==> design/flow/design.v <==
module apb_master #(
    parameter DATA_WD = 8,
    parameter ADDR_WD = 8
) (
    input                         clk,
    input                         rst_n,
    input [DATA_WD + ADDR_WD : 0] cmd_in,
    input                         cmd_vld,
    input [DATA_WD - 1 : 0]       prdata,
    input                         pready,
    output                        cmd_rdy,
    output                        psel,
    output                        penable,
    output                        pwrite,
    output [ADDR_WD - 1 : 0]      paddr,
    output [DATA_WD - 1 : 0]      pwdata,
    output                        read_vld,
    output [DATA_WD - 1 : 0]      read_data
);
localparam [1:0] IDLE = 2'b00;
localparam [1:0] SETUP = 2'b01;
localparam [1:0] ACCESS = 2'b11;
reg [1:0] state,next_state;
reg r_psel,r_penable;
assign psel = r_psel;
assign penable = r_penable;
reg [DATA_WD + ADDR_WD : 0] r_cmd_in;
wire cmd_fire;
assign cmd_fire = cmd_vld && cmd_rdy;
assign cmd_rdy = state == IDLE;
always @(posedge clk or negedge rst_n) begin
    if(!rst_n) begin
        state <= IDLE;
    end
    else begin
        state <= next_state;
    end
end
always @(*) begin
    case(state)
        IDLE: begin
            if(cmd_fire) begin
                next_state = SETUP;
            end
            else begin
                next_state = IDLE;
            end
        end
        SETUP: begin
            next_state = ACCESS;
        end
        ACCESS: begin
            if(pready) begin
                next_state = IDLE;
            end
            else begin
                next_state = ACCESS;
            end
        end
        default: begin
            next_state = IDLE;
        end
    endcase
end
always @(*) begin
    r_psel = 'b0;
    r_penable = 'b0;
    case(state)
        IDLE: begin
        end
        SETUP: begin
            r_psel = 1'b1;
        end
        ACCESS: begin
            r_psel = 1'b1;
            r_penable = 1'b1;
        end
        default: begin
        end
    endcase
end
always @(posedge clk or negedge rst_n) begin
    if(!rst_n) begin
        r_cmd_in <= 'b0;
    end
    else if(cmd_fire) begin
        r_cmd_in <= cmd_in;
    end
end
assign paddr  = r_cmd_in[DATA_WD + ADDR_WD - 1 : DATA_WD];
assign pwdata = r_cmd_in[DATA_WD - 1 : 0];
assign pwrite = r_cmd_in[DATA_WD + ADDR_WD];
assign read_data = prdata;
assign read_vld = ~pwrite && pready;
endmodule
module apb_slave #(
    parameter DATA_WD = 8,
    parameter ADDR_WD = 8 
) (
    input                    clk,
    input                    rst_n,
    input                    psel,
    input                    penable,
    input                    pwrite,
    input  [ADDR_WD - 1 : 0] paddr,
    input  [DATA_WD - 1 : 0] pwdata,
    output [DATA_WD - 1 : 0] prdata,
    output                   pready
);
localparam ADDR_MAX = (1 << ADDR_WD);
reg [DATA_WD - 1 : 0] mem [ADDR_MAX - 1 : 0];
localparam [1:0] IDLE = 2'b00;
localparam [1:0] SETUP = 2'b01;
localparam [1:0] ACCESS = 2'b11; 
reg [1:0] state,next_state;
wire apb_fire;
assign apb_fire = psel && penable && pready;
always @(posedge clk or negedge rst_n) begin
    if(!rst_n) begin
        state <= IDLE;
    end
    else begin
        state <= next_state;
    end
end
always @(*) begin
    case(state) 
        IDLE: begin
            if(psel) begin
                next_state = SETUP;
            end
            else begin
                next_state = IDLE;
            end
        end
        SETUP: begin
            next_state = ACCESS;
        end
        ACCESS: begin
            if(!pready) begin
                next_state = ACCESS;
            end
            else if(psel) begin
                next_state = SETUP;
            end
            else begin
                next_state = IDLE;
            end
        end
        default: begin
            next_state = IDLE;
        end
    endcase
end
reg r_pready;
assign pready = r_pready;
always @(*) begin
    case(state)
        IDLE: begin
            r_pready = 1'b0;            
        end 
        SETUP: begin
            r_pready = 1'b0;            
        end
        ACCESS: begin
            if(psel && penable) begin
                r_pready = 1'b1;
            end
            else begin
                r_pready = 1'b0;
            end
        end
        default: begin
            r_pready = 1'b0;
        end
    endcase
end
always @(posedge clk) begin
    if(apb_fire && pwrite) begin
        mem[paddr] <= pwdata;
    end
end
assign prdata = mem[paddr];
endmodule
module apb_top #(
    parameter DATA_WD = 8,
    parameter ADDR_WD = 8 
) (
    input                         clk,
    input                         rst_n,
    input [DATA_WD + ADDR_WD : 0] cmd_in,
    input                         cmd_vld,
    output                        cmd_rdy,
    output                        read_vld,
    output [DATA_WD - 1 : 0]      read_data
);
    wire psel,penable,pwrite,pready;
    wire [DATA_WD - 1 : 0] pwdata;
    wire [ADDR_WD - 1 : 0] paddr;
    wire [DATA_WD - 1 : 0] prdata;
   apb_master  #(
              .DATA_WD(DATA_WD),
              .ADDR_WD(ADDR_WD)
            )u_apb_master(
              .clk(clk),
              .rst_n(rst_n),
              .cmd_in(cmd_in),
              .cmd_vld(cmd_vld),
              .prdata(prdata),
              .pready(pready),
              .cmd_rdy(cmd_rdy),
              .psel(psel),
              .penable(penable),
              .pwrite(pwrite),
              .paddr(paddr),
              .pwdata(pwdata),
              .read_vld(read_vld),
              .read_data(read_data)
            );
   apb_slave  #(
             .DATA_WD(DATA_WD),
             .ADDR_WD(ADDR_WD)
           )u_apb_slave(
             .clk(clk),
             .rst_n(rst_n),
             .psel(psel),
             .penable(penable),
             .pwrite(pwrite),
             .paddr(paddr),
             .pwdata(pwdata),
             .prdata(prdata),
             .pready(pready)
           );
endmodule
==> design/flow/run.sh <==
#!/bin/bash
# the make line also repeats each setting of config.mk as NAME=value (left out here)
make -C /OpenROAD-flow-scripts/flow DESIGN_CONFIG=/design/flow/config.mk WORK_HOME=/design/flow/orfs CLKGATE_MAP_FILE= finish
==> design/flow/config.mk <==
export PLATFORM = sky130hd
export DESIGN_NAME = apb_top
export DESIGN_NICKNAME = apb_top
export VERILOG_FILES = /design/flow/design.v
export SDC_FILE = /design/flow/constraint.sdc
export NUM_CORES = 4
export LEC_CHECK = 0
export CAP_MARGIN = 15
export CELL_PAD_IN_SITES_DETAIL_PLACEMENT = 1
export CORE_ASPECT_RATIO = 1.87
export CORE_MARGIN = 3
export CORE_UTILIZATION = 45
export CTS_CLUSTER_SIZE = 70
export GPL_ROUTABILITY_DRIVEN = 0
export GPL_TIMING_DRIVEN = 0
export MAX_ROUTING_LAYER = met4
export MIN_ROUTING_LAYER = met2
export PLACE_DENSITY = 0.6
export SETUP_SLACK_MARGIN = 0.62
export SLEW_MARGIN = 35
==> design/flow/constraint.sdc <==
create_clock -name core_clock -period 6.0 [get_ports {clk}]
set_input_delay 1.2000 -clock core_clock [delete_from_list [all_inputs] [get_ports {clk}]]
set_output_delay 1.2000 -clock core_clock [all_outputs]
set_load 0.01 [all_outputs]
==> impl_metrics.ini, run 1 <==
; generated from flow reports
[yosys]
synthArstFlopShare_pct = 1.11
syn_inst = 3574
area_leaders = edfxtp_1 78%, mux4_2 15%, a22oi_1 2.4%, nor2_1 1.3%, a21oi_1 0.82%
top_cells_by_count = 2,048 x edfxtp_1, 512 x mux4_2, 264 x nor2_1
synthMuxAreaShare_pct = 14.8
ys_types = 27
synth-seq-area-share_pct = 78.6
syn_nets = 3594
adder_share_pct = 0
yosys.area.top_type = edfxtp_1
ys_cells = 3574
yosysTopAreaCellShare_pct = 77.9
logic_family = multiplexers
synth.avg_cell_area_um2 = 22.1
synth-simple-area-share_pct = 1.62
ys.flops = 2071
yosys_area_um2 = 79000
synthesis.area_um2 = 79000
yosysMostFrequentCell = edfxtp_1
ys_warn_count = 2
ys_sh_aoi_pct = 3.64
ys.flop_type = edfxtp_1
synth-edff-count = 2048
synth-xor-area-share_pct = 0

[global_routing]
grt_pass1_vias = 59300
grt_pass1_wl_um = 347000
antenna_found_initial = 0
grtUsageTotal_pct = 42.8
grt_max_degree = 66
grt_overflow = 0

[setup_path]
crit_required_ns = 4.80
path_delay_family = buffers and inverters
critPathCapture = read_data[0]
max_stage_delay_ns = 0.61
cp.arrival_ns = 4.68
path_max_fanout = 10
r2r_slack_ns = 0.86
start_kind = register
path_cells = nor2_4, clkbuf_2, buf_8, clkbuf_1, a22oi_1, a21oi_1, o41ai_2, nand4_1, buf_2
rr_worst_depth = 12
r2r-start = u_apb_master.r_cmd_in[8]
critPathSlowestCell = a21oi_1
cp-end-kind = output pin
crit_path_start = u_apb_master.r_cmd_in[10]
critPathBufInv = 4
r2r_end = u_apb_slave.mem[173][4]
path_depth = 9
crit_type = reg -> out

[finish]
final_util_pct = 52.6
fill_cells = 14800
areaGrowthSynthToFinish_pct = 15.9
fin_nets = 3896
final_area_um2 = 91500
finalNonFillerCells = 6364

[routing]
ant_nets = 1
dr.pass1.iters = 14
via_count = 51300
vias_per_cell = 8.05
wire_per_inst_um = 39.5
route.met3.wl_um = 84800
dr_wl_met2_um = 131000
highest_layer = met4
wl_met1_um = 0
wl_um = 252000
drt_drc_violations_left = 0
drt_iter0_markers = 14500

[run_status]
so_faults = antenna rules
status = failed layout checks

[placement]
detailed_place_hpwl_um = 171000
portBuffers = 29
placedCellCount = 5974
dp_slack_ns = -0.498
placed_area_um2 = 83500

[power]
powerDensity_nw_per_um2 = 349
p_switching_uw = 8160
power_uw = 32000
power_clock_uw = 11600
pwr-share-seq_pct = 51.1
combPwrFrac_pct = 12.6
clock_power_share_pct = 36.3
p_int_uw = 23800
seq-power_uw = 16300
peakVddDrop_v = 0.000269
pg_comb_uw = 4040
power.group.top = registers
p_sw_share_pct = 25.5
leakagePower_uw = 0.0278

[sta]
slew_violations = 0
rsz0062_at_grt = yes
relSlewSlack_pct = 23.1
skew_ns = 0.0521
layout_min_cycle_time_ns = 5.88
finalWorstSetupSlack_ns = 0.117
worst_pin_slew_ns = 1.15
finalSetupViolCount = 0
hold_viol_final = 0
post-route-period-util_pct = 98.1
fmax_mhz = 170

[run]
tool_warnings = 28
cap_violations = 0

[floorplan]
rows = 209
io_pins = 30
die_area_um2 = 181000
fp_util_pct = 45.4
die_w_um = 312
die_h_um = 579
coreArea_um2 = 174000

[worst_hold_path]
hp-class = in -> async

[clock_tree]
cts_buffer_depth = 4
cts_max_level = 4
cts_tree = yes
cts_hold_buf = 0
path_clk_slew_ns = 0.07
clock-root-buffer = clkbuf_16
clock-sinks = 2071
numCtsBuffers = 179
worstSkewPairLatency_ns = 0.86
## per-stage QoR
step                      TNS (ns)  hold slack, ns
final                            0           0.439
after global routing             0           0.448
after CTS                        0           0.390
after detailed placement     -3.03           0.431
after global placement    -3673.14           0.429
after floorplan                  0           0.397
## layout make-up
class | instances | area, um^2 | share of cell area (%)
clock buffer | 203 | 4620 | 5.05
clock inverter | 108 | 960 | 1.05
antenna | 37 | 92.6 | 0.101
multi-input combinational | 1273 | 17200 | 18.8
buffer | 226 | 1770 | 1.94
inverter | 4 | 15.0 | 0.0164
tap | 2321 | 2900 | 3.17
sequential | 2071 | 62100 | 67.9
timing repair buffer | 121 | 1860 | 2.03
## timing repair
action / in CTS / in global routing
setup buffers: 11 / 27
gates cloned: 3 / 0
setup endpoints to repair: 64 / 8
pin swaps: 51 / 42
gates resized: 417 / 71
## metal layers
| metal | track usage, % | vias to the layer above |
|---|---|---|
| met5 | - | - |
| met4 | 19.6 | 0 |
| met3 | 43.2 | 2306 |
| met2 | 53.3 | 16900 |
| met1 | - | 16400 |
| li1 | - | 15700 |
==> inputs of run 2 (changes only) <==
Settings changed: ABC_AREA from default to 1, CAP_MARGIN 15 to 20, CELL_PAD_IN_SITES_DETAIL_PLACEMENT 1 to default, CELL_PAD_IN_SITES_GLOBAL_PLACEMENT from default to 1, CORE_ASPECT_RATIO 1.87 to default, CORE_MARGIN 3 to 2, CORE_UTILIZATION 45 to 50, CTS_CLUSTER_DIAMETER from default to 218, CTS_CLUSTER_SIZE 70 to default, GPL_ROUTABILITY_DRIVEN 0 to default, GPL_TIMING_DRIVEN 0 to default, HOLD_SLACK_MARGIN from default to 0.08, MAX_ROUTING_LAYER met4 to default, MIN_ROUTING_LAYER met2 to default, PLACE_DENSITY 0.6 to 0.56, SETUP_SLACK_MARGIN 0.62 to default, SLEW_MARGIN 35 to 20, TNS_END_PERCENT from default to 70.
Clock period 6.0 ns to 7.65 ns, I/O delays scaled along.
==> impl_metrics.ini, run 2 <==
; generated from flow reports
[setup_path]
cp-end-kind = output pin
path_cells = buf_12, nor2_4, buf_12, nand2_1, nand2_1, o21ai_0, nand2_1, o21ai_1, nand2_1, nor2_1, nor2_1, nor2_1, nand2_1, clkdlybuf4s50_1
crit_type = reg -> out
path_delay_family = simple AND/OR/NAND/NOR gates
critPathBufInv = 3
r2r_slack_ns = 2.66
crit_required_ns = 6.12
critPathCapture = read_data[1]
path_depth = 14
start_kind = register
rr_worst_depth = 6
r2r-start = u_apb_master.r_cmd_in[9]
cp_common_cell = nand2_1
cp.arrival_ns = 5.39
path_max_fanout = 106
r2r_end = u_apb_slave.mem[102][2]
crit_path_start = u_apb_master.r_cmd_in[8]
critPathSlowestCell = dfrtp_4
max_stage_delay_ns = 0.93

[sta]
fmax_mhz = 145
post-route-period-util_pct = 90.4
skew_ns = 0.0213
finalSetupViolCount = 0
setup_tns_ns = 0
layout_min_cycle_time_ns = 6.92
relSlewSlack_pct = 28.2
worst_pin_slew_ns = 1.08
rsz0062_at_grt = no
hold_viol_final = 0
slew_violations = 0

[power]
powerDensity_nw_per_um2 = 275
p_int_uw = 19100
pwr-share-seq_pct = 49.5
power_clock_uw = 9930
clock_power_share_pct = 38.2
peakVddDrop_v = 0.000261
p_sw_share_pct = 26.7
seq-power_uw = 12900
p_switching_uw = 6950
combPwrFrac_pct = 12.4
power.group.top = registers
leakagePower_uw = 0.0374
pg_comb_uw = 3220

[yosys]
synthMuxAreaShare_pct = 0
ys_types = 21
logic_family = simple AND/OR/NAND/NOR gates
yosys.area.top_type = edfxtp_1
synthArstFlopShare_pct = 1.11
adder_share_pct = 0
ys_warn_count = 2
ys_sh_aoi_pct = 1.20
area_leaders = edfxtp_1 72%, nand2_1 21%, nor2_1 1.5%, nand3_1 1.2%, buf_2 1.1%
ys_cells = 8061
ys.flops = 2071
yosysMostFrequentCell = nand2_1
syn_nets = 8081
synthesis.area_um2 = 85300
synth-edff-count = 2048
synth-seq-area-share_pct = 72.7
synth-simple-area-share_pct = 23.8
synth-xor-area-share_pct = 0
top_cells_by_count = 4,797 x nand2_1, 2,048 x edfxtp_1, 346 x nor2_1
synth.avg_cell_area_um2 = 10.6
yosys_area_um2 = 85300
syn_inst = 8061
yosysTopAreaCellShare_pct = 72.1
ys.flop_type = edfxtp_1

[placement]
portBuffers = 29
routabilityCongestion = 0.880
detailed_place_hpwl_um = 134000

[worst_hold_path]
hp-class = reg -> reg
hold_depth = 1
hold_end = u_apb_slave.state[0]
holdCritStartpoint = u_apb_master.state[1]

[routing]
wire_per_inst_um = 23.4
wl_um = 243000
drt_drc_violations_left = 0
via_count = 55500
dr.pass1.iters = 5
drt_iter0_markers = 5136
ant_nets = 0
vias_per_cell = 5.35

[finish]
fill_cells = 14500
final_util_pct = 55.7
fin_nets = 7998
areaGrowthSynthToFinish_pct = 10.7

[clock_tree]
numCtsBuffers = 215
worstSkewPairLatency_ns = 0.86
cts_tree = yes
post_cts_buffers = 0
cts_hold_buf = 0
clock-root-buffer = clkbuf_16
ctsResizeCount = 0
cts_max_level = 4
clock-sinks = 2071
path_clk_slew_ns = 0.06
cts_buffer_depth = 3

[run]
cap_violations = 0
tool_warnings = 77

[global_routing]
grt_pass1_vias = 53700
grt_pass1_wl_um = 358000
grt_overflow = 0
grt_max_degree = 200
grtUsageTotal_pct = 28.0
antenna_found_initial = 9

[floorplan]
die_w_um = 417
die_h_um = 417
fp_util_pct = 50.4
rows = 151
die_area_um2 = 174000
io_pins = 30
coreArea_um2 = 169000

[run_status]
status = finished clean
## run 2: per-stage QoR
stage	cell area, um^2	setup WS (ns)	power, uW	hold slack (ns)	instances
6_report	94500	0.731	26000	0.421	10400
5_1_grt	94500	0.572	26900	0.433	10400
4_1_cts	94500	0.641	26200	0.416	10400
3_5_place_dp	87900	1.58	16300	0.408	9979
3_3_place_gp	87800	1.56	16300	0.390	9978
2_1_floorplan	85300	3.66	15000	0.372	8061
## run 2: area by class of cell
cell class	instances	area [um^2]	area share [%]
diodes	2	5.00	0.00530
clock buffers	274	5750	6.09
clock inverters	121	852	0.902
inverters	20	100	0.106
multi-input cells	5549	21500	22.7
flip-flops and latches	2071	62100	65.7
well taps	2218	2780	2.94
repair buffers	121	1410	1.49
## run 2: layer usage
layer / up-vias / wire, um / global-route usage (%)
met2: 1718 / 114000 / 44.7
met3: 340 / 14300 / 3.75
met4: 2 / 7930 / 9.43
met5: - / 13 / 0
met1: 27100 / 107000 / 39.8
li1: 26300 / - / -
==> inputs of run 3 (changes only) <==
Settings changed: ABC_AREA 1 to default, CELL_PAD_IN_SITES_GLOBAL_PLACEMENT 1 to default, CORE_UTILIZATION 50 to 45, CTS_CLUSTER_DIAMETER 218 to default, HOLD_SLACK_MARGIN 0.08 to default, PLACE_DENSITY 0.56 to 0.6, TNS_END_PERCENT 70 to default.
Clock period 7.65 ns to 6.0 ns, I/O delays scaled along.
==> impl_metrics.ini, run 3 <==
; generated from flow reports
[run_status]
status = finished clean

[setup_path]
r2r_slack_ns = 1.75
cp.arrival_ns = 4.71
path_delay_family = buffers and inverters
start_kind = register
cp_common_cell = buf_12
path_depth = 9
critPathBufInv = 4
critPathSlowestCell = dfrtp_4
crit_path_start = u_apb_master.r_cmd_in[9]
r2r-start = u_apb_master.r_cmd_in[9]
crit_type = reg -> out
critPathCapture = read_data[1]
rr_worst_depth = 6
crit_required_ns = 4.80
r2r_end = u_apb_slave.mem[78][1]
max_stage_delay_ns = 0.83
path_max_fanout = 26
cp-end-kind = output pin
path_cells = buf_12, buf_12, mux4_2, a22oi_1, a21oi_1, o41ai_2, buf_4, nand4_1, clkdlybuf4s50_1

[global_routing]
grt_overflow = 0
grt_pass1_wl_um = 277000
antenna_found_initial = 3
grt_pass1_vias = 38100
grtUsageTotal_pct = 21.5
grt_max_degree = 237

[worst_hold_path]
hold_depth = 1
hold_end = u_apb_slave.state[2]
holdCritStartpoint = u_apb_slave.state[1]
hp-class = reg -> reg

[finish]
comb_area_um2 = 16000
fin_nets = 3767
regArea_um2 = 62100
final_util_pct = 51.4
final_area_um2 = 89500
fill_cells = 13500
areaGrowthSynthToFinish_pct = 13.4

[sta]
post-route-period-util_pct = 98.5
timing.hold.ws_ns = 0.450
worst_pin_slew_ns = 1.18
finalSetupViolCount = 0
rsz0062_at_grt = no
setup_tns_ns = 0
relSlewSlack_pct = 20.7
slew_violations = 0
fmax_mhz = 169
layout_min_cycle_time_ns = 5.91
hold_viol_final = 0
skew_ns = 0.0389

[yosys]
ys_warn_count = 2
ys.flop_type = edfxtp_1
ys_types = 27
synthArstFlopShare_pct = 1.11
ys.flops = 2071
synth-simple-area-share_pct = 1.62
ys_cells = 3574
synth-xor-area-share_pct = 0
synth.avg_cell_area_um2 = 22.1
yosysTopAreaCellShare_pct = 77.9
synth-edff-count = 2048
area_leaders = edfxtp_1 78%, mux4_2 15%, a22oi_1 2.4%, nor2_1 1.3%, a21oi_1 0.82%
yosys.area.top_type = edfxtp_1
top_cells_by_count = 2,048 x edfxtp_1, 512 x mux4_2, 264 x nor2_1
ys_sh_aoi_pct = 3.64
syn_inst = 3574
syn_nets = 3594
synthesis.area_um2 = 79000
logic_family = multiplexers
yosys_area_um2 = 79000
synthMuxAreaShare_pct = 14.8
yosysMostFrequentCell = edfxtp_1
adder_share_pct = 0
synth-seq-area-share_pct = 78.6

[power]
combPwrFrac_pct = 9.5
power.group.top = registers
peakVddDrop_v = 0.000254
seq-power_uw = 16400
clock_power_share_pct = 38.4
p_sw_share_pct = 23.3
pg_comb_uw = 2970
power_clock_uw = 12000
p_switching_uw = 7310
power_uw = 31400
pwr-share-seq_pct = 52.2
leakagePower_uw = 0.0272
p_int_uw = 24100
powerDensity_nw_per_um2 = 351

[floorplan]
die_w_um = 423
rows = 153
die_area_um2 = 179000
fp_util_pct = 45.4
die_h_um = 423
io_pins = 30
coreArea_um2 = 174000

[clock_tree]
clock-root-buffer = clkbuf_16
numCtsBuffers = 206
path_clk_slew_ns = 0.06
cts_max_level = 4
cts_tree = yes
clock-sinks = 2071
cts_buffer_depth = 3
worstSkewPairLatency_ns = 0.84

[placement]
placed_area_um2 = 82900
routabilityCongestion = 0.794
detailed_place_hpwl_um = 109000
portBuffers = 29

[routing]
ant_nets = 0
wire_per_inst_um = 30.9
vias_per_cell = 6.03
drt_iter0_markers = 4197
drt_drc_violations_left = 0
wl_um = 193000
dr.pass1.iters = 6
via_count = 37600

[run]
tool_warnings = 59
cap_violations = 0
## run 3: metrics by stage
stage / cells / setup WS (ns)
2_1_floorplan: 3574 / 2.02
3_3_place_gp: 5853 / -0.000677
3_5_place_dp: 5853 / 0.341
4_1_cts: 6234 / 0.00391
5_1_grt: 6239 / 0.0161
6_report: 6241 / 0.0908
## run 3: final cells by class
type	count	area share, %
clock inverter	113	0.847
tap	2325	3.25
inverter	4	0.0168
multi-input combinational	1273	17.9
clock buffer	261	6.13
sequential	2071	69.4
antenna	3	0.00839
timing repair buffer	191	2.43
## run 3: per-layer routing
layer	vias to the layer above	GRT usage, %	part of all wire [%]
li1	15500	-	-
met1	20400	30.7	42
met2	1441	34.2	49
met3	278	4.18	7.0
met4	4	5.76	2.3
met5	-	0.269	0.040
## run 3: timing repair
| action | 4_1_cts | 5_1_grt |
|---|---|---|
| hold buffers | 0 | 0 |
| setup endpoints to repair | 8 | 2 |
| gates resized | 9 | 3 |
| buffers inserted | 7 | 0 |
==> inputs of run 4 (changes only) <==
Settings changed: ABC_AREA from default to 1, CAP_MARGIN 20 to 15, CORE_ASPECT_RATIO from default to 1.04, CORE_UTILIZATION 45 to 70, CTS_CLUSTER_SIZE from default to 75, GPL_ROUTABILITY_DRIVEN from default to 0, GPL_TIMING_DRIVEN from default to 1, MAX_ROUTING_LAYER from default to met5, PLACE_DENSITY 0.6 to default.
Clock period 6.0 ns to 3.59 ns, I/O delays scaled along.
==> impl_metrics.ini, run 4 <==
; generated from flow reports
[clock_tree]
numCtsBuffers = 196
cts_buffer_depth = 3
cts_max_level = 4
clock-sinks = 2071
path_clk_slew_ns = 0.06
worstSkewPairLatency_ns = 0.83
clock-root-buffer = clkbuf_16
cts_tree = yes

[yosys]
yosys.area.top_type = edfxtp_1
synthesis.area_um2 = 85300
ys_warn_count = 2
ys.flops = 2071
synth-seq-area-share_pct = 72.7
synthArstFlopShare_pct = 1.11
syn_inst = 8061
top_cells_by_count = 4,797 x nand2_1, 2,048 x edfxtp_1, 346 x nor2_1
syn_nets = 8081
ys_types = 21
ys_sh_aoi_pct = 1.20
adder_share_pct = 0
yosysTopAreaCellShare_pct = 72.1
yosys_area_um2 = 85300
ys_cells = 8061
synth-edff-count = 2048
ys.flop_type = edfxtp_1
synth.avg_cell_area_um2 = 10.6
logic_family = simple AND/OR/NAND/NOR gates
yosysMostFrequentCell = nand2_1
synth-xor-area-share_pct = 0
area_leaders = edfxtp_1 72%, nand2_1 21%, nor2_1 1.5%, nand3_1 1.2%, buf_2 1.1%
synth-simple-area-share_pct = 23.8
synthMuxAreaShare_pct = 0

[setup_path]
critPathSlowestCell = dfrtp_4
r2r_end = u_apb_slave.mem[225][7]
crit_path_start = u_apb_master.r_cmd_in[8]
r2r_slack_ns = 0.19
crit_type = reg -> out
cp.arrival_ns = 3.52
critPathBufInv = 6
cp_common_cell = nand2_1
path_delay_family = simple AND/OR/NAND/NOR gates
path_depth = 18
start_kind = register
max_stage_delay_ns = 0.59
r2r-start = u_apb_master.r_cmd_in[15]
crit_required_ns = 2.87
path_max_fanout = 10
rr_worst_depth = 4
critPathCapture = read_data[5]
path_cells = buf_8, buf_12, buf_12, buf_4, nand2_1, nand2_1, nand2_1, nand2_1, nand2_1, nand2_1, o21ai_2, nand2_2, nor2_2, nor2_1, nor2_2, buf_6, nand2_8, buf_6
cp-end-kind = output pin

[floorplan]
io_pins = 30
fp_util_pct = 70.6
die_area_um2 = 125000
coreArea_um2 = 121000
die_w_um = 346
rows = 130
die_h_um = 360

[run_status]
so_faults = setup timing
status = failed layout checks

[global_routing]
grt_pass1_vias = 59000
grt_max_degree = 144
grtUsageTotal_pct = 37.9
grt_pass1_wl_um = 352000
antenna_found_initial = 7
grt_overflow = 0

[power]
clock_power_share_pct = 35.6
p_int_uw = 41100
peakVddDrop_v = 0.000546
p_switching_uw = 15000
powerDensity_nw_per_um2 = 568
pwr-share-seq_pct = 48.6
combPwrFrac_pct = 15.7
power.group.top = registers
power_clock_uw = 20000
pg_comb_uw = 8830
seq-power_uw = 27300
p_sw_share_pct = 26.7
leakagePower_uw = 0.0397

[sta]
timing.hold.ws_ns = 0.394
relSlewSlack_pct = 30.1
hold_viol_final = 0
fmax_mhz = 236
slew_violations = 0
skew_ns = 0.0265
setup_tns_ns = -4.85
layout_min_cycle_time_ns = 4.24
rsz0062_at_grt = yes
finalSetupViolCount = 8
worst_pin_slew_ns = 1.05
finalWorstSetupSlack_ns = -0.653
post-route-period-util_pct = 118

[routing]
via_count = 60600
drt_iter0_markers = 8109
ant_nets = 0
wl_um = 235000
drt_drc_violations_left = 0
dr.pass1.iters = 8
wire_per_inst_um = 23.4
vias_per_cell = 6.03

[worst_hold_path]
hold_depth = 1
holdCritStartpoint = u_apb_master.state[1]
hold_end = u_apb_slave.state[0]
hp-class = reg -> reg

[run]
cap_violations = 0
tool_warnings = 48

[placement]
placed_area_um2 = 90400
detailed_place_hpwl_um = 137000
portBuffers = 29

[finish]
areaGrowthSynthToFinish_pct = 15.8
final_area_um2 = 98800
fin_nets = 8317
fill_cells = 6735
==> run 4: cell type report <==
class / count / area, um^2 / area share, %
multi-input cells: 5549 / 22700 / 23.0
diodes: 6 / 15.0 / 0.0152
clock inverters: 109 / 923 / 0.935
well taps: 1584 / 1980 / 2.01
inverters: 20 / 109 / 0.110
clock buffers: 253 / 5190 / 5.26
repair buffers: 459 / 5750 / 5.82
flip-flops and latches: 2071 / 62100 / 62.9
==> run 4: stage by stage <==
step | utilization, % | power (uW) | instances | setup WS, ns
3_5_place_dp | 74.8 | 35400 | 9649 | -0.767
6_report | 81.7 | 56100 | 10100 | -0.653
2_1_floorplan | - | 31900 | 8061 | 1.18
4_1_cts | 81.4 | 55700 | 10000 | -0.622
5_1_grt | 81.7 | 57600 | 10000 | -0.719
3_3_place_gp | 74.8 | 35300 | 9649 | -0.790
==> run 4: repair_timing <==
| action | CTS | global route |
|---|---|---|
| gates cloned | 20 | 1 |
| pin swaps | 136 | 69 |
| hold endpoints to repair | 21 | 0 |
| resized | 407 | 121 |
| endpoints found under the setup margin | 8 | 8 |
| hold buffers | 1 | 0 |
| setup buffers | 23 | 2 |
==> run 4: routing by layer <==
layer	GRT usage, %	wire length (um)	part of all wire (%)	vias up
met4	20.0	13100	5.6	2
met1	50.9	85200	36	28900
met5	0	13	0.0055	-
li1	-	-	-	27000
met3	7.64	27000	11	729
met2	59.5	110000	47	3938
==> inputs of run 5 (changes only) <==
Settings changed: ABC_AREA 1 to default, CORE_ASPECT_RATIO 1.04 to 1.53, CORE_UTILIZATION 70 to 65, CTS_CLUSTER_SIZE 75 to 13, TNS_END_PERCENT from default to 70.
==> impl_metrics.ini, run 5 <==
; generated from flow reports
[setup_path]
crit_path_start = u_apb_master.r_cmd_in[8]
path_depth = 11
path_delay_family = buffers and inverters
start_kind = register
critPathCapture = read_data[3]
critPathBufInv = 6
path_max_fanout = 8
cp.arrival_ns = 3.97
cp-end-kind = output pin
max_stage_delay_ns = 0.50
path_cells = buf_16, buf_16, buf_16, buf_4, mux4_2, a22oi_1, a21oi_2, o41ai_2, buf_4, nand4_1, buf_2
r2r-start = u_apb_master.r_cmd_in[8]
r2r_slack_ns = 0.16
cp_common_cell = buf_16
crit_type = reg -> out
r2r_end = u_apb_slave.mem[113][1]
rr_worst_depth = 10
critPathSlowestCell = dfrtp_4
crit_required_ns = 2.87

[routing]
route.met3.wl_um = 14000
vias_per_cell = 6.78
ant_nets = 0
via_count = 40300
dr.pass1.iters = 5
drt_drc_violations_left = 0
highest_layer = met4
wl_um = 199000
wl_met1_um = 69900
dr_wl_met2_um = 104000
wire_per_inst_um = 33.5
drt_iter0_markers = 4512

[power]
powerDensity_nw_per_um2 = 553
combPwrFrac_pct = 11.8
power.group.top = registers
seq-power_uw = 27400
p_int_uw = 39400
p_sw_share_pct = 23.1
pwr-share-seq_pct = 53.4
peakVddDrop_v = 0.000586
power_clock_uw = 17800
pg_comb_uw = 6040
leakagePower_uw = 0.0297
p_switching_uw = 11800
clock_power_share_pct = 34.8

[global_routing]
grt_pass1_wl_um = 284000
antenna_found_initial = 5
grtUsageTotal_pct = 32.2
grt_max_degree = 137
grt_pass1_vias = 41500
grt_overflow = 0

[sta]
rsz0062_at_grt = yes
post-route-period-util_pct = 131
finalWorstSetupSlack_ns = -1.10
finalSetupViolCount = 8
relSlewSlack_pct = 27.5
layout_min_cycle_time_ns = 4.69
hold_viol_final = 0
slew_violations = 0
skew_ns = 0.0269
worst_pin_slew_ns = 1.09
fmax_mhz = 213

[yosys]
ys.flops = 2071
syn_inst = 3574
synth.avg_cell_area_um2 = 22.1
ys_types = 27
ys_warn_count = 2
adder_share_pct = 0
synth-xor-area-share_pct = 0
ys_cells = 3574
yosysMostFrequentCell = edfxtp_1
ys_sh_aoi_pct = 3.64
top_cells_by_count = 2,048 x edfxtp_1, 512 x mux4_2, 264 x nor2_1
synth-edff-count = 2048
yosys_area_um2 = 79000
synthMuxAreaShare_pct = 14.8
synth-simple-area-share_pct = 1.62
synthesis.area_um2 = 79000
yosysTopAreaCellShare_pct = 77.9
syn_nets = 3594
area_leaders = edfxtp_1 78%, mux4_2 15%, a22oi_1 2.4%, nor2_1 1.3%, a21oi_1 0.82%
ys.flop_type = edfxtp_1
logic_family = multiplexers
yosys.area.top_type = edfxtp_1
synth-seq-area-share_pct = 78.6
synthArstFlopShare_pct = 1.11

[floorplan]
rows = 158
die_h_um = 435
coreArea_um2 = 121000
fp_util_pct = 65.4
die_area_um2 = 124000
die_w_um = 286
io_pins = 30

[worst_hold_path]
hp-class = in -> async

[placement]
portBuffers = 29
placed_area_um2 = 85400
dp_slack_ns = -1.29
detailed_place_hpwl_um = 125000

[finish]
areaGrowthSynthToFinish_pct = 17.4
comb_area_um2 = 16700
fill_cells = 6318
regArea_um2 = 62100
fin_nets = 4249
final_area_um2 = 92700

[clock_tree]
worstSkewPairLatency_ns = 0.82
cts_buffer_depth = 3
numCtsBuffers = 185
clock-sinks = 2071
clock-root-buffer = clkbuf_16
cts_tree = yes
cts_max_level = 4
path_clk_slew_ns = 0.06

[run]
tool_warnings = 42
cap_violations = 0

[run_status]
so_faults = setup timing
status = failed layout checks
## run 5: cell type report
class	instances	area share (%)
clock buffers	260	5.42
diodes	2	0.00540
well taps	1600	2.16
flip-flops and latches	2071	67.0
repair buffers	694	7.23
inverters	4	0.0162
clock inverters	32	0.215
multi-input cells	1273	18.0
## run 5: through the flow
step           utilization [%]  cells  hold WS [ns]  setup TNS (ns)  total power (uW)
3_3_place_gp              70.7   5532         0.407           -6.79             33200
6_report                  76.8   5936         0.331           -8.30             51300
4_1_cts                   75.4   5833         0.305          -10.65             51000
2_1_floorplan                -   3574         0.397               0             30800
5_1_grt                   76.8   5934         0.332           -8.87             52600
3_5_place_dp              70.7   5532         0.442           -6.96             33300
## run 5: timing repair
item,in CTS,in global routing
setup endpoints to repair,8,8
resized,50,158
gates cloned,3,7
setup buffers,6,99
hold endpoints to repair,0,0
hold buffers,0,0
pin swaps,3,36
## run 5: per-layer routing
| metal | GRT usage (%) | vias up |
|---|---|---|
| met5 | 0 | - |
| li1 | - | 16400 |
| met1 | 41.9 | 21400 |
| met3 | 4.58 | 471 |
| met2 | 54.8 | 1964 |
| met4 | 14.8 | 0 |
==> inputs of run 6 (changes only) <==
Settings changed: CAP_MARGIN 15 to 20, CORE_ASPECT_RATIO 1.53 to default, CORE_UTILIZATION 65 to 45, CTS_CLUSTER_SIZE 13 to default, GPL_ROUTABILITY_DRIVEN 0 to default, GPL_TIMING_DRIVEN 1 to default, MAX_ROUTING_LAYER met5 to default, PLACE_DENSITY from default to 0.6, TNS_END_PERCENT 70 to default.
Clock period 3.59 ns to 8.91 ns, I/O delays scaled along.
==> impl_metrics.ini, run 6 <==
; generated from flow reports
[floorplan]
coreArea_um2 = 174000
fp_util_pct = 45.4
die_w_um = 423
die_h_um = 423
die_area_um2 = 179000
io_pins = 30
rows = 153

[sta]
finalSetupViolCount = 0
skew_ns = 0.0339
slew_violations = 0
post-route-period-util_pct = 84.1
hold_viol_final = 0
worst_pin_slew_ns = 1.21
fmax_mhz = 134
layout_min_cycle_time_ns = 7.49
rsz0062_at_grt = no
setup_tns_ns = 0
relSlewSlack_pct = 19.0

[clock_tree]
cts_buffer_depth = 3
clock-root-buffer = clkbuf_16
ctsResizeCount = 0
cts_hold_buf = 0
cts_tree = yes
worstSkewPairLatency_ns = 0.83
path_clk_slew_ns = 0.06
post_cts_buffers = 0
numCtsBuffers = 200
clock-sinks = 2071
cts_max_level = 4

[setup_path]
critPathCapture = read_data[4]
start_kind = register
crit_required_ns = 7.13
max_stage_delay_ns = 0.99
path_max_fanout = 34
cp.arrival_ns = 5.71
critPathSlowestCell = dfrtp_4
rr_worst_depth = 5
critPathBufInv = 2
crit_path_start = u_apb_master.r_cmd_in[8]
r2r_slack_ns = 4.17
crit_type = reg -> out
path_cells = buf_4, mux4_2, a22oi_1, a21oi_1, o41ai_1, nand4_1, clkdlybuf4s50_1
path_depth = 7
path_delay_family = AND-OR/OR-AND gates
r2r_end = u_apb_slave.mem[13][3]
cp-end-kind = output pin
r2r-start = u_apb_master.r_cmd_in[8]

[power]
power.group.top = registers
pwr-share-seq_pct = 52.4
p_int_uw = 16200
peakVddDrop_v = 0.000201
leakagePower_uw = 0.0267
pg_comb_uw = 1890
powerDensity_nw_per_um2 = 238
power_clock_uw = 8130
seq-power_uw = 11000
clock_power_share_pct = 38.6
p_switching_uw = 4870
p_sw_share_pct = 23.1
combPwrFrac_pct = 9.0

[yosys]
yosys.area.top_type = edfxtp_1
synthMuxAreaShare_pct = 14.8
logic_family = multiplexers
ys_warn_count = 2
ys_types = 27
syn_nets = 3594
ys.flops = 2071
top_cells_by_count = 2,048 x edfxtp_1, 512 x mux4_2, 264 x nor2_1
synth.avg_cell_area_um2 = 22.1
ys_cells = 3574
syn_inst = 3574
synthesis.area_um2 = 79000
adder_share_pct = 0
yosysTopAreaCellShare_pct = 77.9
synth-seq-area-share_pct = 78.6
yosys_area_um2 = 79000
synth-xor-area-share_pct = 0
synthArstFlopShare_pct = 1.11
ys.flop_type = edfxtp_1
synth-simple-area-share_pct = 1.62
synth-edff-count = 2048
yosysMostFrequentCell = edfxtp_1
area_leaders = edfxtp_1 78%, mux4_2 15%, a22oi_1 2.4%, nor2_1 1.3%, a21oi_1 0.82%
ys_sh_aoi_pct = 3.64

[finish]
areaGrowthSynthToFinish_pct = 12.2
fill_cells = 13600
comb_area_um2 = 16000
fin_nets = 3682
final_util_pct = 50.9
regArea_um2 = 62100

[run_status]
status = finished clean

[routing]
wire_per_inst_um = 30.7
via_count = 37300
drt_iter0_markers = 4416
dr.pass1.iters = 5
drt_drc_violations_left = 0
vias_per_cell = 6.05
ant_nets = 0
wl_um = 189000

[global_routing]
grt_max_degree = 225
grtUsageTotal_pct = 21.1
grt_pass1_wl_um = 272000
antenna_found_initial = 4
grt_overflow = 0
grt_pass1_vias = 37600

[run]
cap_violations = 0
tool_warnings = 39

[worst_hold_path]
hp-class = reg -> reg
hold_end = u_apb_slave.state[0]
holdCritStartpoint = u_apb_master.state[1]
hold_depth = 1

[placement]
portBuffers = 29
detailed_place_hpwl_um = 105000
routabilityCongestion = 0.787
[run 6: area by class of cell]
type,count,area share (%)
antenna,1,0.00283
clock buffer,253,6.04
clock inverter,120,0.972
inverter,4,0.0170
multi-input combinational,1273,18.1
sequential,2071,70.1
tap,2325,3.29
timing repair buffer,112,1.46
[run 6: per-stage QoR]
stage                     std cells  power [uW]  cell area, um^2  hold slack [ns]  setup WS, ns
after floorplan                3574       12400            79000            0.397          4.88
after global placement         5774       13100            82100            0.423          1.75
after detailed placement       5781       13100            82200            0.429          2.24
after CTS                      6154       21200            88400            0.435          1.33
after global routing           6159       21600            88600            0.458          1.34
final                          6159       21100            88600            0.431          1.42
[run 6: routing by layer]
| layer | global-route usage, % | vias to the layer above | wire, um |
|---|---|---|---|
| met5 | 0 | - | 0 |
| met2 | 32.6 | 1522 | 89900 |
| li1 | - | 15300 | - |
| met3 | 4.18 | 279 | 14800 |
| met4 | 6.14 | 0 | 4830 |
| met1 | 30.7 | 20100 | 79600 |
==> inputs of run 7 (changes only) <==
Settings changed: ABC_AREA from default to 1, CORE_UTILIZATION 45 to 70, CTS_CLUSTER_SIZE from default to 53, SETUP_SLACK_MARGIN from default to 0.92.
Clock period 8.91 ns to 3.31 ns, I/O delays scaled along.
==> impl_metrics.ini, run 7 <==
; generated from flow reports
[clock_tree]
cts_tree = yes
worstSkewPairLatency_ns = 0.84
clock-sinks = 2071
cts_hold_buf = 0
path_clk_slew_ns = 0.06
cts_buffer_depth = 3
cts_max_level = 4
clock-root-buffer = clkbuf_16
numCtsBuffers = 197

[global_routing]
grt_pass1_wl_um = 356000
grt_pass1_vias = 59100
grt_overflow = 0
grtUsageTotal_pct = 38.5
antenna_found_initial = 4
grt_max_degree = 95

[yosys]
ys_warn_count = 2
ys_cells = 8061
synth-simple-area-share_pct = 23.8
area_leaders = edfxtp_1 72%, nand2_1 21%, nor2_1 1.5%, nand3_1 1.2%, buf_2 1.1%
syn_inst = 8061
ys.flops = 2071
yosys.area.top_type = edfxtp_1
ys.flop_type = edfxtp_1
synthMuxAreaShare_pct = 0
synth-seq-area-share_pct = 72.7
synth-xor-area-share_pct = 0
logic_family = simple AND/OR/NAND/NOR gates
synthArstFlopShare_pct = 1.11
adder_share_pct = 0
synth-edff-count = 2048
top_cells_by_count = 4,797 x nand2_1, 2,048 x edfxtp_1, 346 x nor2_1
yosys_area_um2 = 85300
ys_sh_aoi_pct = 1.20
ys_types = 21
syn_nets = 8081
synthesis.area_um2 = 85300
synth.avg_cell_area_um2 = 10.6
yosysTopAreaCellShare_pct = 72.1
yosysMostFrequentCell = nand2_1

[setup_path]
r2r_slack_ns = 0.24
path_depth = 20
cp-end-kind = output pin
r2r-start = u_apb_master.r_cmd_in[8]
start_kind = register
path_cells = buf_6, buf_12, buf_16, buf_12, buf_12, nand2_2, nand2_1, nand2_1, nand2_1, nand2_2, nand2_4, o21ai_2, nand2_2, buf_6, nor2_4, nor2_1, buf_4, nor2_4, nand2_2, buf_6
rr_worst_depth = 10
critPathBufInv = 8
max_stage_delay_ns = 0.53
crit_path_start = u_apb_master.r_cmd_in[8]
cp.arrival_ns = 3.58
cp_common_cell = nand2_2
path_delay_family = buffers and inverters
critPathCapture = read_data[1]
crit_type = reg -> out
r2r_end = u_apb_slave.mem[141][5]
crit_required_ns = 2.65
path_max_fanout = 8
critPathSlowestCell = dfrtp_4

[floorplan]
rows = 128
die_w_um = 353
fp_util_pct = 70.3
die_area_um2 = 125000
io_pins = 30
coreArea_um2 = 121000
die_h_um = 353

[power]
pwr-share-seq_pct = 48.1
power_clock_uw = 22100
powerDensity_nw_per_um2 = 612
leakagePower_uw = 0.0409
seq-power_uw = 29700
p_switching_uw = 16500
pg_comb_uw = 9960
peakVddDrop_v = 0.000621
combPwrFrac_pct = 16.1
power_uw = 61700
power.group.top = registers
p_sw_share_pct = 26.8
clock_power_share_pct = 35.8
p_int_uw = 45200

[sta]
finalSetupViolCount = 8
rsz0062_at_grt = yes
relSlewSlack_pct = 32.6
post-route-period-util_pct = 128
fmax_mhz = 236
layout_min_cycle_time_ns = 4.25
worst_pin_slew_ns = 1.01
setup_tns_ns = -7.12
slew_violations = 0
finalWorstSetupSlack_ns = -0.935
skew_ns = 0.0255
hold_viol_final = 0

[routing]
drt_drc_violations_left = 0
wl_um = 243000
ant_nets = 0
drt_iter0_markers = 9143
vias_per_cell = 6.01
wire_per_inst_um = 23.7
dr.pass1.iters = 7
via_count = 61600

[finish]
areaGrowthSynthToFinish_pct = 18.1
fin_nets = 8477
final_util_pct = 83.0
fill_cells = 6653
final_area_um2 = 101000

[run_status]
so_faults = setup timing
status = failed layout checks

[placement]
portBuffers = 29
routabilityCongestion = 0.952
detailed_place_hpwl_um = 140000
dp_slack_ns = -0.795
placed_area_um2 = 91100

[run]
cap_violations = 0
tool_warnings = 31

[worst_hold_path]
hp-class = in -> async
run 7: layer usage:
| layer | vias up | share of wire, % | routed length, um | GRT usage, % |
|---|---|---|---|---|
| met2 | 4230 | 46 | 111000 | 58.2 |
| li1 | 27400 | - | - | - |
| met5 | - | 0.0074 | 18 | 0 |
| met4 | 4 | 4.6 | 11100 | 16.5 |
| met3 | 687 | 13 | 32500 | 8.70 |
| met1 | 29400 | 37 | 88800 | 55.0 |
run 7: final cells by class:
| class | count | area (um^2) | area share (%) |
|---|---|---|---|
| Tap cell | 1625 | 2030 | 2.02 |
| Multi-Input combinational cell | 5549 | 22700 | 22.5 |
| Timing Repair inverter | 3 | 48.8 | 0.0484 |
| Timing Repair Buffer | 615 | 7520 | 7.47 |
| Antenna cell | 3 | 7.51 | 0.00745 |
| Clock buffer | 243 | 5190 | 5.15 |
| Clock inverter | 118 | 1050 | 1.04 |
| Sequential cell | 2071 | 62100 | 61.6 |
| Inverter | 20 | 136 | 0.135 |
run 7: metrics by stage:
stage | hold slack (ns) | instances
3_3_place_gp | 0.382 | 9797
2_1_floorplan | 0.366 | 8061
6_report | 0.223 | 10200
4_1_cts | 0.190 | 10200
3_5_place_dp | 0.393 | 9797
5_1_grt | 0.232 | 10200
run 7: what timing repair did:
item,4_1_cts,5_1_grt
resized,415,153
pin swaps,125,76
gates cloned,31,11
endpoints found under the setup margin,2051,2049
buffers inserted,32,12
==> inputs of run 8 (changes only) <==
Settings changed: ABC_AREA 1 to default, CORE_UTILIZATION 70 to 58, CTS_CLUSTER_SIZE 53 to default, PLACE_DENSITY 0.6 to default, SETUP_SLACK_MARGIN 0.92 to default.
Clock period 3.31 ns to 3.05 ns, I/O delays scaled along.
==> impl_metrics.ini, run 8 <==
; generated from flow reports
[run_status]
so_faults = setup timing
status = failed layout checks

[sta]
setup_tns_ns = -12.25
rsz0062_at_grt = yes
worst_pin_slew_ns = 0.938
finalWorstSetupSlack_ns = -1.58
slew_violations = 0
layout_min_cycle_time_ns = 4.63
relSlewSlack_pct = 37.3
post-route-period-util_pct = 152
skew_ns = 0.0245
fmax_mhz = 216
hold_viol_final = 0
finalSetupViolCount = 8

[setup_path]
r2r_end = u_apb_slave.mem[48][2]
rr_worst_depth = 8
start_kind = register
path_max_fanout = 14
crit_path_start = u_apb_master.r_cmd_in[8]
path_cells = buf_12, buf_16, buf_4, buf_12, mux4_2, a22oi_1, a21oi_2, o41ai_2, buf_4, nand4_1, buf_2
cp-end-kind = output pin
crit_type = reg -> out
path_depth = 11
critPathCapture = read_data[3]
critPathSlowestCell = mux4_2
max_stage_delay_ns = 0.52
crit_required_ns = 2.44
critPathBufInv = 6
r2r_slack_ns = 0.09
cp.arrival_ns = 4.02
path_delay_family = buffers and inverters
r2r-start = u_apb_master.r_cmd_in[9]

[clock_tree]
clock-sinks = 2071
path_clk_slew_ns = 0.06
cts_tree = yes
worstSkewPairLatency_ns = 0.80
cts_max_level = 4
cts_buffer_depth = 3
clock-root-buffer = clkbuf_16
cts_hold_buf = 0
numCtsBuffers = 201

[yosys]
ys_cells = 3574
syn_nets = 3594
synth-seq-area-share_pct = 78.6
yosysMostFrequentCell = edfxtp_1
yosysTopAreaCellShare_pct = 77.9
ys.flop_type = edfxtp_1
ys_sh_aoi_pct = 3.64
top_cells_by_count = 2,048 x edfxtp_1, 512 x mux4_2, 264 x nor2_1
yosys_area_um2 = 79000
synth-simple-area-share_pct = 1.62
synthArstFlopShare_pct = 1.11
synth.avg_cell_area_um2 = 22.1
yosys.area.top_type = edfxtp_1
syn_inst = 3574
ys_types = 27
synthesis.area_um2 = 79000
ys_warn_count = 2
synth-xor-area-share_pct = 0
area_leaders = edfxtp_1 78%, mux4_2 15%, a22oi_1 2.4%, nor2_1 1.3%, a21oi_1 0.82%
synth-edff-count = 2048
adder_share_pct = 0
logic_family = multiplexers
ys.flops = 2071
synthMuxAreaShare_pct = 14.8

[routing]
drt_iter0_markers = 4891
vias_per_cell = 6.41
via_count = 39900
dr.pass1.iters = 6
wire_per_inst_um = 31.8
ant_nets = 0
wl_um = 198000
drt_drc_violations_left = 0

[global_routing]
grt_overflow = 0
grt_pass1_wl_um = 285000
grt_max_degree = 130
antenna_found_initial = 6
grt_pass1_vias = 40400
grtUsageTotal_pct = 28.8

[power]
pg_comb_uw = 7190
power.group.top = registers
peakVddDrop_v = 0.000641
p_switching_uw = 14300
p_int_uw = 48300
power_uw = 62500
leakagePower_uw = 0.0303
clock_power_share_pct = 37.2
powerDensity_nw_per_um2 = 664
combPwrFrac_pct = 11.5
power_clock_uw = 23200
pwr-share-seq_pct = 51.3
seq-power_uw = 32100
p_sw_share_pct = 22.9

[placement]
portBuffers = 29
routabilityCongestion = 0.834
placedCellCount = 5807
detailed_place_hpwl_um = 124000

[finish]
comb_area_um2 = 16800
regArea_um2 = 62100
fin_nets = 4290
areaGrowthSynthToFinish_pct = 19.3
finalNonFillerCells = 6214
fill_cells = 8290

[floorplan]
rows = 135
coreArea_um2 = 135000
die_w_um = 373
die_h_um = 373
io_pins = 30
fp_util_pct = 58.4
die_area_um2 = 139000

[run]
tool_warnings = 42
cap_violations = 0

[worst_hold_path]
hp-class = in -> async
## run 8: repair_timing
item | 4_1_cts | 5_1_grt
buffers inserted | 26 | 8
setup endpoints to repair | 11 | 13
gates resized | 198 | 58
cloned | 9 | 0
pin swaps | 37 | 28
## run 8: per-stage QoR
step,hold WS [ns],utilization [%],instance area (um^2),setup slack [ns]
floorplan,0.314,-,79000,0.192
global placement,0.404,63.9,86500,-1.67
detailed placement,0.431,63.9,86500,-1.54
CTS,0.293,69.4,93900,-1.57
global route,0.360,69.6,94200,-1.68
finish,0.333,69.6,94200,-1.58
## run 8: cell type report
class	instances	share of cell area [%]
multi-input combinational	1273	17.8
clock buffer	252	5.59
sequential	2071	65.9
tap	1781	2.37
timing repair buffer	719	7.40
clock inverter	113	0.896
antenna	1	0.00266
inverter	4	0.0159
## run 8: per-layer routing
metal,part of all wire [%],vias to the layer above,GRT usage [%]
li1,-,16600,-
met1,40,21300,40.9
met2,49,1676,45.2
met3,8.2,314,6.43
met4,3.2,4,9.39
met5,0.012,-,0
==> inputs of run 9 (changes only) <==
Settings changed: ABC_AREA from default to 1, CORE_UTILIZATION 58 to 72, PLACE_DENSITY from default to 0.6.
Clock period 3.05 ns to 3.34 ns, I/O delays scaled along.
==> impl_metrics.ini, run 9 <==
; generated from flow reports
[clock_tree]
cts_tree = yes
cts_buffer_depth = 3
cts_max_level = 4
clock-root-buffer = clkbuf_16
path_clk_slew_ns = 0.06
clock-sinks = 2071
worstSkewPairLatency_ns = 0.84
numCtsBuffers = 197

[yosys]
synth-seq-area-share_pct = 72.7
area_leaders = edfxtp_1 72%, nand2_1 21%, nor2_1 1.5%, nand3_1 1.2%, buf_2 1.1%
ys_warn_count = 2
ys.flops = 2071
synth.avg_cell_area_um2 = 10.6
yosys_area_um2 = 85300
yosysMostFrequentCell = nand2_1
top_cells_by_count = 4,797 x nand2_1, 2,048 x edfxtp_1, 346 x nor2_1
synth-simple-area-share_pct = 23.8
syn_inst = 8061
ys_cells = 8061
synthArstFlopShare_pct = 1.11
syn_nets = 8081
synth-edff-count = 2048
adder_share_pct = 0
ys_sh_aoi_pct = 1.20
synthesis.area_um2 = 85300
synth-xor-area-share_pct = 0
yosysTopAreaCellShare_pct = 72.1
yosys.area.top_type = edfxtp_1
logic_family = simple AND/OR/NAND/NOR gates
ys_types = 21
synthMuxAreaShare_pct = 0
ys.flop_type = edfxtp_1

[sta]
hold_viol_final = 0
slew_violations = 0
timing.hold.ws_ns = 0.369
relSlewSlack_pct = 25.8
finalSetupViolCount = 27
post-route-period-util_pct = 127
skew_ns = 0.0248
fmax_mhz = 236
finalWorstSetupSlack_ns = -0.894
setup_tns_ns = -6.99
worst_pin_slew_ns = 1.11
layout_min_cycle_time_ns = 4.23
rsz0062_at_grt = yes

[finish]
final_util_pct = 84.5
fill_cells = 6198
areaGrowthSynthToFinish_pct = 16.7
fin_nets = 8468

[worst_hold_path]
hold_depth = 3
hold_end = u_apb_master.r_cmd_in[6]
holdCritStartpoint = cmd_in[6]
hp-class = in -> reg

[setup_path]
r2r_slack_ns = -0.01
path_cells = buf_8, buf_12, buf_16, buf_16, buf_12, nand2_1, nand2_1, nand2_1, nand2_1, nand2_1, nand2_2, o21ai_2, nand2_2, nor2_2, nor2_2, nor2_4, nand2_1, buf_2
start_kind = register
crit_required_ns = 2.67
critPathSlowestCell = dfrtp_4
cp_common_cell = nand2_1
path_depth = 18
max_stage_delay_ns = 0.54
path_delay_family = simple AND/OR/NAND/NOR gates
path_max_fanout = 11
rr_worst_depth = 8
cp.arrival_ns = 3.57
crit_path_start = u_apb_master.r_cmd_in[8]
critPathBufInv = 6
crit_type = reg -> out
critPathCapture = read_data[0]
r2r_end = u_apb_slave.mem[109][1]
r2r-start = u_apb_master.r_cmd_in[8]
cp-end-kind = output pin

[floorplan]
io_pins = 30
die_w_um = 348
die_area_um2 = 121000
die_h_um = 348
coreArea_um2 = 118000
rows = 126
fp_util_pct = 72.5

[routing]
wire_per_inst_um = 23.5
vias_per_cell = 6.03
dr.pass1.iters = 8
drt_iter0_markers = 9146
via_count = 61200
wl_um = 238000
ant_nets = 0
drt_drc_violations_left = 0

[power]
leakagePower_uw = 0.0405
seq-power_uw = 29400
p_int_uw = 44200
powerDensity_nw_per_um2 = 605
pg_comb_uw = 9480
combPwrFrac_pct = 15.7
peakVddDrop_v = 0.000566
power_clock_uw = 21400
p_switching_uw = 16100
clock_power_share_pct = 35.5
power_uw = 60300
p_sw_share_pct = 26.7
pwr-share-seq_pct = 48.8
power.group.top = registers

[placement]
detailed_place_hpwl_um = 138000
portBuffers = 29
routabilityCongestion = 0.933

[run]
cap_violations = 0
tool_warnings = 32

[global_routing]
grtUsageTotal_pct = 39.3
antenna_found_initial = 2
grt_pass1_vias = 59200
grt_overflow = 0
grt_pass1_wl_um = 351000
grt_max_degree = 95

[run_status]
so_faults = setup timing
status = failed layout checks
## run 9: per-stage QoR
step / instance area [um^2] / worst slack [ns] / instances
detailed placement: 91300 / -1.02 / 9717
global placement: 91300 / -0.933 / 9717
CTS: 99000 / -0.845 / 10100
global route: 99500 / -0.937 / 10100
finish: 99600 / -0.894 / 10200
floorplan: 85300 / 0.931 / 8061
## run 9: area by class of cell
| type | count | area [um^2] | share of cell area [%] |
|---|---|---|---|
| sequential | 2071 | 62100 | 62.4 |
| multi-input combinational | 5549 | 22300 | 22.4 |
| timing repair buffer | 607 | 6990 | 7.02 |
| clock buffer | 266 | 5270 | 5.30 |
| tap | 1536 | 1920 | 1.93 |
| clock inverter | 96 | 797 | 0.801 |
| inverter | 20 | 109 | 0.109 |
| timing repair inverter | 2 | 40.0 | 0.0402 |
| antenna | 3 | 7.51 | 0.00754 |
## run 9: timing repair
action,CTS,global route
hold buffers,1,0
endpoints found under the hold margin,21,0
setup buffers,32,11
setup endpoints to repair,8,61
resized,277,128
cloned,22,5
pin swaps,96,66
## run 9: layer usage
metal	vias to the layer above	global-route usage (%)	share of wire, %
met2	4070	60.9	46
met5	-	0	0.0055
met3	667	8.94	13
met4	2	19.6	5.0
met1	29200	53.3	36
li1	27300	-	-
==> inputs of run 10 (changes only) <==
Settings changed: ABC_AREA 1 to default, CORE_UTILIZATION 72 to 65.
Clock period 3.34 ns to 3.95 ns, I/O delays scaled along.
==> impl_metrics.ini, run 10 <==
; generated from flow reports
[run_status]
status = failed layout checks
so_faults = setup timing

[power]
pwr-share-seq_pct = 51.1
p_sw_share_pct = 22.9
seq-power_uw = 24800
power_clock_uw = 18400
power.group.top = registers
combPwrFrac_pct = 11.0
clock_power_share_pct = 37.9
peakVddDrop_v = 0.000505
leakagePower_uw = 0.0293
pg_comb_uw = 5360
p_switching_uw = 11100
powerDensity_nw_per_um2 = 526
p_int_uw = 37500

[sta]
slew_violations = 0
setup_tns_ns = -6.12
timing.hold.ws_ns = 0.376
finalWorstSetupSlack_ns = -0.837
hold_viol_final = 0
post-route-period-util_pct = 121
relSlewSlack_pct = 28.4
worst_pin_slew_ns = 1.07
fmax_mhz = 209
rsz0062_at_grt = yes
layout_min_cycle_time_ns = 4.79
skew_ns = 0.0316
finalSetupViolCount = 8

[yosys]
synth-simple-area-share_pct = 1.62
ys_warn_count = 2
syn_nets = 3594
synthMuxAreaShare_pct = 14.8
logic_family = multiplexers
synthArstFlopShare_pct = 1.11
ys_cells = 3574
synthesis.area_um2 = 79000
synth-edff-count = 2048
ys.flop_type = edfxtp_1
yosysTopAreaCellShare_pct = 77.9
synth.avg_cell_area_um2 = 22.1
yosys.area.top_type = edfxtp_1
yosys_area_um2 = 79000
area_leaders = edfxtp_1 78%, mux4_2 15%, a22oi_1 2.4%, nor2_1 1.3%, a21oi_1 0.82%
syn_inst = 3574
ys.flops = 2071
yosysMostFrequentCell = edfxtp_1
adder_share_pct = 0
top_cells_by_count = 2,048 x edfxtp_1, 512 x mux4_2, 264 x nor2_1
synth-seq-area-share_pct = 78.6
synth-xor-area-share_pct = 0
ys_sh_aoi_pct = 3.64
ys_types = 27

[global_routing]
grtUsageTotal_pct = 31.8
antenna_found_initial = 7
grt_overflow = 0
grt_max_degree = 145
grt_pass1_wl_um = 282000
grt_pass1_vias = 40600

[routing]
drt_drc_violations_left = 0
dr.pass1.iters = 5
vias_per_cell = 6.83
via_count = 39900
ant_nets = 0
wl_um = 194000
wire_per_inst_um = 33.2
diodes = 0
drt_iter0_markers = 5525

[setup_path]
rr_worst_depth = 8
crit_path_start = u_apb_master.r_cmd_in[8]
cp-end-kind = output pin
path_max_fanout = 14
critPathCapture = read_data[7]
r2r_end = u_apb_slave.mem[186][5]
crit_required_ns = 3.16
crit_type = reg -> out
cp.arrival_ns = 4.00
max_stage_delay_ns = 0.55
start_kind = register
r2r_slack_ns = 0.50
path_delay_family = buffers and inverters
critPathSlowestCell = dfrtp_4
critPathBufInv = 7
r2r-start = u_apb_master.r_cmd_in[8]
path_depth = 12
path_cells = buf_12, buf_12, buf_16, buf_4, mux4_2, a22oi_2, buf_4, a21oi_1, o41ai_4, buf_4, nand4_1, buf_2
cp_common_cell = buf_4

[clock_tree]
cts_tree = yes
cts_buffer_depth = 3
clock-root-buffer = clkbuf_16
clock-sinks = 2071
path_clk_slew_ns = 0.06
cts_hold_buf = 0
cts_max_level = 4
worstSkewPairLatency_ns = 0.82
numCtsBuffers = 198

[placement]
routabilityCongestion = 0.832
detailed_place_hpwl_um = 118000
portBuffers = 29

[floorplan]
rows = 127
die_area_um2 = 124000
die_w_um = 353
io_pins = 30
fp_util_pct = 65.6
coreArea_um2 = 120000
die_h_um = 353

[finish]
final_util_pct = 76.9
areaGrowthSynthToFinish_pct = 17.2
fin_nets = 4082

[run]
cap_violations = 0
tool_warnings = 42

[worst_hold_path]
hp-class = in -> async
## run 10: area by class of cell
| cell class | count | area, um^2 |
|---|---|---|
| clock buffer | 250 | 5340 |
| multi-input combinational | 1273 | 16800 |
| tap | 1612 | 2020 |
| fill | 6344 | 27800 |
| clock inverter | 115 | 996 |
| sequential | 2071 | 62100 |
| timing repair buffer | 514 | 5250 |
| inverter | 4 | 15.0 |
## run 10: what timing repair did
item,in CTS,in global routing
buffers inserted,44,16
gates cloned,5,1
endpoints found under the setup margin,8,8
hold endpoints to repair,0,0
gates resized,190,47
pin swaps,51,30
## run 10: layer usage
layer	vias to the layer above	part of all wire, %	routed length (um)	track usage [%]
met3	347	9.4	18200	6.51
met1	21200	38	74700	46.2
met4	6	3.3	6410	10.7
li1	16200	-	-	-
met2	2162	49	94800	49.7
met5	-	0.022	42	0
## run 10: through the flow
| step | instances | area [um^2] | power [uW] | worst slack [ns] |
|---|---|---|---|---|
| 2_1_floorplan | 3574 | 79000 | 28000 | 0.912 |
| 3_3_place_gp | 5413 | 84400 | 30100 | -1.03 |
| 4_1_cts | 5823 | 92200 | 48700 | -0.834 |
| 3_5_place_dp | 5413 | 84400 | 30200 | -1.04 |
| 5_1_grt | 5839 | 92500 | 49900 | -0.903 |
| 6_report | 5839 | 92500 | 48600 | -0.837 |
==> inputs of run 11 (changes only) <==
Settings changed: CAP_MARGIN 20 to 15, CELL_PAD_IN_SITES_DETAIL_PLACEMENT from default to 2, CORE_ASPECT_RATIO from default to 1.51, CORE_MARGIN 2 to 3, CORE_UTILIZATION 65 to 40, CTS_CLUSTER_SIZE from default to 13, GPL_ROUTABILITY_DRIVEN from default to 0, GPL_TIMING_DRIVEN from default to 1, MAX_ROUTING_LAYER from default to met4, PLACE_DENSITY 0.6 to default.
Clock period 3.95 ns to 3.59 ns, I/O delays scaled along.
==> impl_metrics.ini, run 11 <==
; generated from flow reports
[run_status]
status = failed layout checks
so_faults = setup timing

[setup_path]
max_stage_delay_ns = 0.54
cp_common_cell = buf_12
path_depth = 12
crit_path_start = u_apb_master.r_cmd_in[8]
path_delay_family = buffers and inverters
rr_worst_depth = 11
r2r_slack_ns = 0.06
critPathSlowestCell = o41ai_2
r2r_end = u_apb_slave.mem[2][1]
crit_type = reg -> out
critPathCapture = read_data[7]
r2r-start = u_apb_master.r_cmd_in[8]
start_kind = register
cp-end-kind = output pin
path_max_fanout = 9
path_cells = buf_12, buf_12, buf_12, buf_16, mux4_2, a22oi_2, buf_4, a21oi_1, o41ai_2, buf_4, nand4_1, buf_2
crit_required_ns = 2.87
critPathBufInv = 7
cp.arrival_ns = 4.24

[yosys]
synth-edff-count = 2048
synth-simple-area-share_pct = 1.62
ys_sh_aoi_pct = 3.64
top_cells_by_count = 2,048 x edfxtp_1, 512 x mux4_2, 264 x nor2_1
ys_cells = 3574
syn_nets = 3594
synthMuxAreaShare_pct = 14.8
synth-seq-area-share_pct = 78.6
synthArstFlopShare_pct = 1.11
adder_share_pct = 0
ys.flop_type = edfxtp_1
area_leaders = edfxtp_1 78%, mux4_2 15%, a22oi_1 2.4%, nor2_1 1.3%, a21oi_1 0.82%
yosys_area_um2 = 79000
yosysMostFrequentCell = edfxtp_1
synthesis.area_um2 = 79000
yosys.area.top_type = edfxtp_1
synth.avg_cell_area_um2 = 22.1
syn_inst = 3574
synth-xor-area-share_pct = 0
ys.flops = 2071
ys_warn_count = 2
logic_family = multiplexers
yosysTopAreaCellShare_pct = 77.9
ys_types = 27

[finish]
areaGrowthSynthToFinish_pct = 20.3
final_area_um2 = 95000
fin_nets = 4273

[sta]
finalSetupViolCount = 8
relSlewSlack_pct = 23.1
slew_violations = 0
rsz0062_at_grt = yes
fmax_mhz = 202
finalWorstSetupSlack_ns = -1.37
skew_ns = 0.0386
layout_min_cycle_time_ns = 4.96
post-route-period-util_pct = 138
setup_tns_ns = -10.07
timing.hold.ws_ns = 0.430
worst_pin_slew_ns = 1.15
hold_viol_final = 0

[power]
powerDensity_nw_per_um2 = 572
power_uw = 54300
clock_power_share_pct = 36.9
power.group.top = registers
p_sw_share_pct = 25.5
combPwrFrac_pct = 12.8
peakVddDrop_v = 0.000412
power_clock_uw = 20000
p_int_uw = 40500
leakagePower_uw = 0.0301
seq-power_uw = 27400
pwr-share-seq_pct = 50.4
p_switching_uw = 13900
pg_comb_uw = 6930

[floorplan]
fp_util_pct = 40.4
rows = 199
die_w_um = 368
die_h_um = 552
coreArea_um2 = 195000
io_pins = 30
die_area_um2 = 203000

[global_routing]
grt_pass1_wl_um = 408000
grt_overflow = 0
grtUsageTotal_pct = 29.4
grt_max_degree = 93
grt_pass1_vias = 47000
antenna_found_initial = 5

[placement]
portBuffers = 29
dp_slack_ns = -1.33
placed_area_um2 = 87100
detailed_place_hpwl_um = 174000

[clock_tree]
cts_hold_buf = 0
numCtsBuffers = 198
path_clk_slew_ns = 0.07
cts_tree = yes
worstSkewPairLatency_ns = 0.85
clock-root-buffer = clkbuf_16
cts_buffer_depth = 4
clock-sinks = 2071
cts_max_level = 4

[routing]
dr.pass1.iters = 5
drt_drc_violations_left = 0
via_count = 44300
wl_um = 292000
ant_nets = 0
wire_per_inst_um = 41.7
vias_per_cell = 6.34
drt_iter0_markers = 5994

[run]
tool_warnings = 29
cap_violations = 0

[worst_hold_path]
hp-class = in -> async
## run 11: what timing repair did
| item | in CTS | in global routing |
|---|---|---|
| endpoints found under the setup margin | 8 | 32 |
| resized | 213 | 65 |
| pin swaps | 37 | 19 |
| gates cloned | 11 | 1 |
| buffers inserted | 52 | 3 |
## run 11: layer usage
| layer | share of wire (%) | track usage, % | up-vias |
|---|---|---|---|
| met5 | 0 | - | - |
| li1 | - | - | 16400 |
| met4 | 6.5 | 16.1 | 0 |
| met1 | 35 | 34.8 | 24200 |
| met3 | 6.5 | 3.40 | 730 |
| met2 | 52 | 49.6 | 2901 |
## run 11: cell type report
type,instances,area (um^2)
Fill cell,17100,100000
Sequential cell,2071,62100
Multi-Input combinational cell,1273,17000
Timing Repair Buffer,705,7000
Clock buffer,268,5350
Tap cell,2613,3270
Clock inverter,48,299
Inverter,4,15.0
Antenna cell,6,15.0
## run 11: per-stage QoR
step | utilization [%] | instances
after detailed placement | 44.6 | 6600
after global placement | 44.6 | 6600
after CTS | 48.4 | 6978
after floorplan | - | 3574
final | 48.6 | 6988
after global routing | 48.6 | 6988
No activity file was given, so power comes from the tool's default toggle rates.
